==> inputs of trial 79 <==
// dma_controller
module dma_controller(
    input wire clk,
    input wire reset,
    input wire trigger,
    input wire [4:0] length,
    input wire [31:0] source_address,
    input wire [31:0] destination_add,
    input wire ARREADY,
    input wire [31:0] RDATA,
    input wire RVALID,
    input wire AWREADY,
    input wire WREADY,
    input wire BVALID,
    output reg done,
    output reg [31:0] ARADDR,
    output reg ARVALID,
    output reg RREADY,
    output reg [31:0] AWADDR,
    output reg AWVALID,
    output reg [31:0] WDATA,
    output reg WVALID,
    output reg BREADY
);
clock: 3.24 ns
lec_check: 0
cap_margin: 15
core_margin: 2
core_utilization: 71
cts_cluster_size: 41
hold_slack_margin: -0.1
max_routing_layer: met4
place_density: 0.66
slew_margin: 20
run.sh (not shown) runs the stock make flow with config.mk's settings and CLKGATE_MAP_FILE=.
==> inputs of trial 23, as changes to trial 79 <==
- CAP_MARGIN: 15 -> 10
- CORE_UTILIZATION: 71 -> 72
- CTS_CLUSTER_DIAMETER: unset -> 386
- CTS_CLUSTER_SIZE: 41 -> 15
- HOLD_SLACK_MARGIN: -0.1 -> unset
- MAX_ROUTING_LAYER: met4 -> unset
- PLACE_DENSITY: 0.66 -> unset
- SETUP_SLACK_MARGIN: unset -> -0.19
==> flow/constraint.sdc (replaced) <==
create_clock -name core_clock -period 1.8 [get_ports {clk}]
set_input_delay 0.3600 -clock core_clock [delete_from_list [all_inputs] [get_ports {clk}]]
set_output_delay 0.3600 -clock core_clock [all_outputs]
set_load 0.01 [all_outputs]
==> qor summary <==
| metric | trial 79 | trial 23 |
|---|---|---|
| Status | complete, no violations | failed layout checks |
| Layout check failures | - | negative setup slack |
| Detailed Place HPWL | 46900 um | 54300 um |
| Count of TritonRoute iterations in the first routing pass | 6 | 13 |
| Met2 demand-to-capacity share in global routing | 0.571 | 0.686 |
| Max rail drop VDD | 0.000565 V | 0.00131 V |
| Fillcell total | 2146 | 1264 |
| Critical path fanouts, max | 14 | 22 |
| Final setup violation count | 0 | 739 |
| Clock edge transition at the registers on the reported setup and hold paths | 60 ps | 80 ps |
| Detailed Route WL | 81500 um | 119000 um |
| Post-route design area | 36800 um^2 | 39700 um^2 |
| Arrival time of the worst setup path | 3260 ps | 3490 ps |
| Leakage component of the power | 12.7 nW | 14.0 nW |
| Vias per inst | 6.80 | 7.70 |
| Via count of the routed design | 21100 | 25500 |
| Sw Ratio | 0.328 | 0.386 |
| Pre-CTS setup slack | 407 ps | -663 ps |
| FP Core Util | 0.722 | 0.727 |
| Slew margin rel. | 0.471 | 0.243 |
| H-tree level count | 3 | 2 |
| Type of the worst min-delay path | flop to flop | input port to flop |
| Count of antenna diodes in the layout | 1 | 4 |
| Seq. cell area | 22500 um^2 | 22500 um^2 |
| Clock distribution area overhead in the final layout | 0.0649 | 0.0421 |
| Number of cells traversed by the worst register-to-register path | 8 | 9 |
| Clock Power Share | 0.283 | 0.212 |
| GR Util met3 | 0.0825 | 0.142 |

* * *

==> inputs of run a <==
==> flow/design.v <==
module sync_fifo (
    input  wire        clk,
    input  wire        reset,
    input  wire        FIFO_WR_EN,
    input  wire        FIFO_RD_EN,
    input  wire [31:0] write_data,
    output reg  [31:0] read_data,
    output wire        FIFO_FULL,
    output wire        FIFO_EMPTY
);
    localparam DEPTH      = 16;
    localparam ADDR_WIDTH = 4;            
    localparam PTR_WIDTH  = ADDR_WIDTH + 1;  
    reg [31:0] mem [0:DEPTH-1];
    reg [PTR_WIDTH-1:0] wr_ptr;    
    reg [PTR_WIDTH-1:0] rd_ptr;
    wire [ADDR_WIDTH-1:0] wr_addr = wr_ptr[ADDR_WIDTH-1:0];
    wire [ADDR_WIDTH-1:0] rd_addr = rd_ptr[ADDR_WIDTH-1:0];
    assign FIFO_EMPTY = (wr_ptr == rd_ptr);
    assign FIFO_FULL =
        (wr_addr == rd_addr) && (wr_ptr[PTR_WIDTH-1] != rd_ptr[PTR_WIDTH-1]);
    always @(posedge clk or posedge reset) begin
        if (reset) begin
            wr_ptr <= 0;
        end else begin
            if (FIFO_WR_EN && !FIFO_FULL) begin
                mem[wr_addr] <= write_data;
                wr_ptr <= wr_ptr + 1;        
            end
        end
    end
    always @(posedge clk or posedge reset) begin
        if (reset) begin
            rd_ptr <= 0;
            read_data <= 0;
        end else begin
            if (FIFO_RD_EN && !FIFO_EMPTY) begin
                read_data <= mem[rd_addr];
                rd_ptr <= rd_ptr + 1;        
            end
        end
    end
endmodule
`timescale 1ns / 1ps
module dma_controller(
    input wire clk,
    input wire reset,
    input wire trigger,
    input wire [4:0] length,
    input wire [31:0] source_address,
    input wire [31:0] destination_add,
    input wire ARREADY,
    input wire [31:0] RDATA,
    input wire RVALID,
    input wire AWREADY,
    input wire WREADY,
    input wire BVALID,
    output reg done,
    output reg [31:0] ARADDR,
    output reg ARVALID,
    output reg RREADY,
    output reg [31:0] AWADDR,
    output reg AWVALID,
    output reg [31:0] WDATA,
    output reg WVALID,
    output reg BREADY
);
    localparam READ_IDLE = 2'b00;
    localparam READ_INIT = 2'b01;
    localparam READ_WAIT = 2'b10;
    localparam READ_DATA = 2'b11;
    localparam WRITE_IDLE = 3'b000;
    localparam WRITE_WAIT = 3'b001;
    localparam WRITE_DATA = 3'b010;
    localparam WRITE_AW_HANDSHAKE = 3'b011;
    localparam WRITE_W_HANDSHAKE = 3'b100;
    localparam WRITE_RESP = 3'b101;
    localparam WRITE_STALL = 3'b110;
    reg [1:0] read_state;
    reg [2:0] write_state;
    reg [4:0] read_count, write_count;
    reg [31:0] current_read_addr, current_write_addr;
    reg [2:0] xfer_words;    
    reg fifo_write_en, fifo_read_en;
    wire fifo_full, fifo_empty;
    wire [31:0] fifo_read_data;
    reg [31:0] fifo_write_data;
    wire read_done, write_done;
    sync_fifo fifo (
        .clk(clk),
        .reset(reset),
        .FIFO_RD_EN(fifo_read_en),
        .FIFO_WR_EN(fifo_write_en),
        .write_data(fifo_write_data),
        .read_data(fifo_read_data),
        .FIFO_FULL(fifo_full),
        .FIFO_EMPTY(fifo_empty)
    );
    assign read_done = (read_count == xfer_words) && !(xfer_words == 0);
    assign write_done = (write_count == xfer_words) && !(xfer_words == 0);
    always @(posedge clk or posedge reset) begin
        if (reset) begin
            done <= 0;
        end
        else if (read_state == READ_IDLE && trigger) begin
            done <= 0;
        end
        else begin
            done <= read_done && write_done;
        end
    end    
    always @(posedge clk or posedge reset) begin
        if (reset) begin
            read_state <= READ_IDLE;
            read_count <= 0;
            xfer_words <= 0;
            ARADDR <= 0;
            ARVALID <= 0;
            RREADY <= 1;
            fifo_write_en <= 0;
        end else begin
            case (read_state)
                READ_IDLE: begin
                    ARADDR <= 0;
                    ARVALID <= 0;
                    if (trigger) begin
                        read_count <= 0;
                        xfer_words <= length[4:2];
                        current_read_addr <= source_address;
                        read_state <= READ_INIT;
                    end    
                end
                READ_INIT: begin
                    fifo_write_en <= 0;
                    if (read_count == xfer_words) begin    
                        read_state <= READ_IDLE;
                    end
                    else if (!fifo_full) begin
                        ARADDR <= current_read_addr;
                        ARVALID <= 1;
                        read_state <= READ_WAIT;
                    end
                end
                READ_WAIT: begin
                    if (ARREADY && ARVALID) begin
                        ARVALID <= 0;
                        read_state <= READ_DATA;
                    end
                end
                READ_DATA: begin
                    if (RVALID && RREADY) begin
                        fifo_write_en <= 1;
                        fifo_write_data <= RDATA;
                        read_count <= read_count + 1;
                        current_read_addr <= current_read_addr + 4;                 
                        read_state <= READ_INIT;
                    end    
                end                      
                default: read_state <= READ_IDLE;
            endcase
        end
    end
    always @(posedge clk or posedge reset) begin
        if (reset) begin
            write_state <= WRITE_IDLE;
            write_count <= 0;
            AWADDR <= 32'b0;            
            WDATA <= 32'b0;            
            AWVALID <= 0;
            WVALID <= 0;
            BREADY <= 1;
            fifo_read_en <= 0;
        end 
        else begin
            case (write_state)
                WRITE_IDLE: begin
                    AWADDR <= 32'b0;
                    WDATA <= 32'b0;
                    AWVALID <= 0;
                    WVALID <= 0;
                    if(!fifo_empty) begin
                        write_count <= 0;
                        current_write_addr <= destination_add;
                        fifo_read_en <= 1;
                        write_state <= WRITE_WAIT;
                    end
                    else if (trigger && read_state == READ_IDLE) begin
                        write_count <= 0;
                    end
                end
                WRITE_WAIT: begin
                    fifo_read_en <= 0;
                    if (write_count == xfer_words) begin   
                        write_state <= WRITE_IDLE;
                    end    
                    else begin
                        write_state <= WRITE_DATA;
                    end
                end
                WRITE_DATA: begin
                        AWADDR <= current_write_addr;
                        AWVALID <= 1;
                        WDATA <= fifo_read_data;
                        WVALID <= 1;
                        write_state <= WRITE_AW_HANDSHAKE;
                end
                WRITE_AW_HANDSHAKE: begin
                    if(AWVALID && AWREADY) begin
                        AWVALID <= 0;
                        write_state <= WRITE_W_HANDSHAKE;
                    end
                end
                WRITE_W_HANDSHAKE: begin
                    if(WVALID && WREADY) begin
                        WVALID <= 0;
                        write_state <= WRITE_RESP;
                    end
                end
                WRITE_RESP: begin
                    if(BVALID && BREADY) begin
                        write_count <= write_count + 1;
                        current_write_addr <= current_write_addr + 4;
                        if (!fifo_empty) begin
                            fifo_read_en <= 1;
                            write_state <= WRITE_WAIT;
                        end
                        else begin
                            write_state <= WRITE_STALL;
                        end
                    end
                end
                WRITE_STALL: begin
                    if (write_count == xfer_words) begin
                        write_state <= WRITE_IDLE;
                    end
                    else if (!fifo_empty) begin
                        fifo_read_en <= 1;
                        write_state <= WRITE_WAIT;
                    end
                end
                default: write_state <= WRITE_WAIT;
            endcase 
        end
    end
endmodule  
==> flow/run.sh <==
#!/bin/bash
# the make line also repeats each setting of config.mk as NAME=value (left out here)
make -C /OpenROAD-flow-scripts/flow DESIGN_CONFIG=/design/flow/config.mk WORK_HOME=/design/flow/orfs CLKGATE_MAP_FILE= finish
==> flow/config.mk <==
export PLATFORM = sky130hd
export DESIGN_NAME = dma_controller
export DESIGN_NICKNAME = dma_controller
export VERILOG_FILES = /design/flow/design.v
export SDC_FILE = /design/flow/constraint.sdc
export NUM_CORES = 4
export LEC_CHECK = 0
export CAP_MARGIN = 15
export CORE_MARGIN = 2
export CORE_UTILIZATION = 71
export CTS_CLUSTER_DIAMETER = 29
export CTS_CLUSTER_SIZE = 41
export HOLD_SLACK_MARGIN = -0.09
export MAX_ROUTING_LAYER = met4
export SETUP_SLACK_MARGIN = 0.91
export SLEW_MARGIN = 20
==> flow/constraint.sdc <==
create_clock -name core_clock -period 3.24 [get_ports {clk}]
set_input_delay 0.6480 -clock core_clock [delete_from_list [all_inputs] [get_ports {clk}]]
set_output_delay 0.6480 -clock core_clock [all_outputs]
set_load 0.01 [all_outputs]
==> run b: changes against run a <==
==> flow/config.mk (replaced) <==
export PLATFORM = sky130hd
export DESIGN_NAME = dma_controller
export DESIGN_NICKNAME = dma_controller
export VERILOG_FILES = /design/flow/design.v
export SDC_FILE = /design/flow/constraint.sdc
export NUM_CORES = 4
export LEC_CHECK = 0
export CAP_MARGIN = 10
export CORE_MARGIN = 2
export CORE_UTILIZATION = 72
export CTS_CLUSTER_DIAMETER = 28
export CTS_CLUSTER_SIZE = 25
export SLEW_MARGIN = 20
==> flow/constraint.sdc (replaced) <==
create_clock -name core_clock -period 2.16 [get_ports {clk}]
set_input_delay 0.4320 -clock core_clock [delete_from_list [all_inputs] [get_ports {clk}]]
set_output_delay 0.4320 -clock core_clock [all_outputs]
set_load 0.01 [all_outputs]
==> run c: changes against run a <==
==> flow/config.mk (replaced) <==
export PLATFORM = sky130hd
export DESIGN_NAME = dma_controller
export DESIGN_NICKNAME = dma_controller
export VERILOG_FILES = /design/flow/design.v
export SDC_FILE = /design/flow/constraint.sdc
export NUM_CORES = 4
export LEC_CHECK = 0
export CAP_MARGIN = 20
export CELL_PAD_IN_SITES_DETAIL_PLACEMENT = 1
export CORE_MARGIN = 2
export CORE_UTILIZATION = 40
export SLEW_MARGIN = 20
==> flow/constraint.sdc (replaced) <==
create_clock -name core_clock -period 3.2 [get_ports {clk}]
set_input_delay 0.6400 -clock core_clock [delete_from_list [all_inputs] [get_ports {clk}]]
set_output_delay 0.6400 -clock core_clock [all_outputs]
set_load 0.01 [all_outputs]
==> results <==
Max Freq: run a 320 MHz; run b -; run c 336 MHz
CTS tree: run a yes; run b -; run c yes
Fillers: run a 1136; run b -; run c 7720
Result of the run: run a no timing/DRC/antenna violations; run b stopped before the end; run c no timing/DRC/antenna violations
Stage where the flow stopped: run a -; run b global routing (5_1_grt); run c -
Detailed-routed wire length on met2: run a 54.5 mm; run b -; run c 44.1 mm
Max stage delay on crit path: run a 660 ps; run b -; run c 810 ps
Number of cell rows: run a 76; run b 76; run c 102
Comb/total area: run a 0.214; run b -; run c 0.218
Hold endpoint: run a fifo_write_data[2]; run b -; run c AWADDR[0]
Internal cell power: run a 25.9 mW; run b -; run c 20.7 mW
Source of the worst hold timing path: run a RDATA[2]; run b -; run c current_write_addr[0]
TAP cells: run a 585; run b -; run c 1040
Cell Count, Final, Fillers Out: run a 3297; run b -; run c 3569
No activity file was given, so power comes from the tool's default toggle rates.
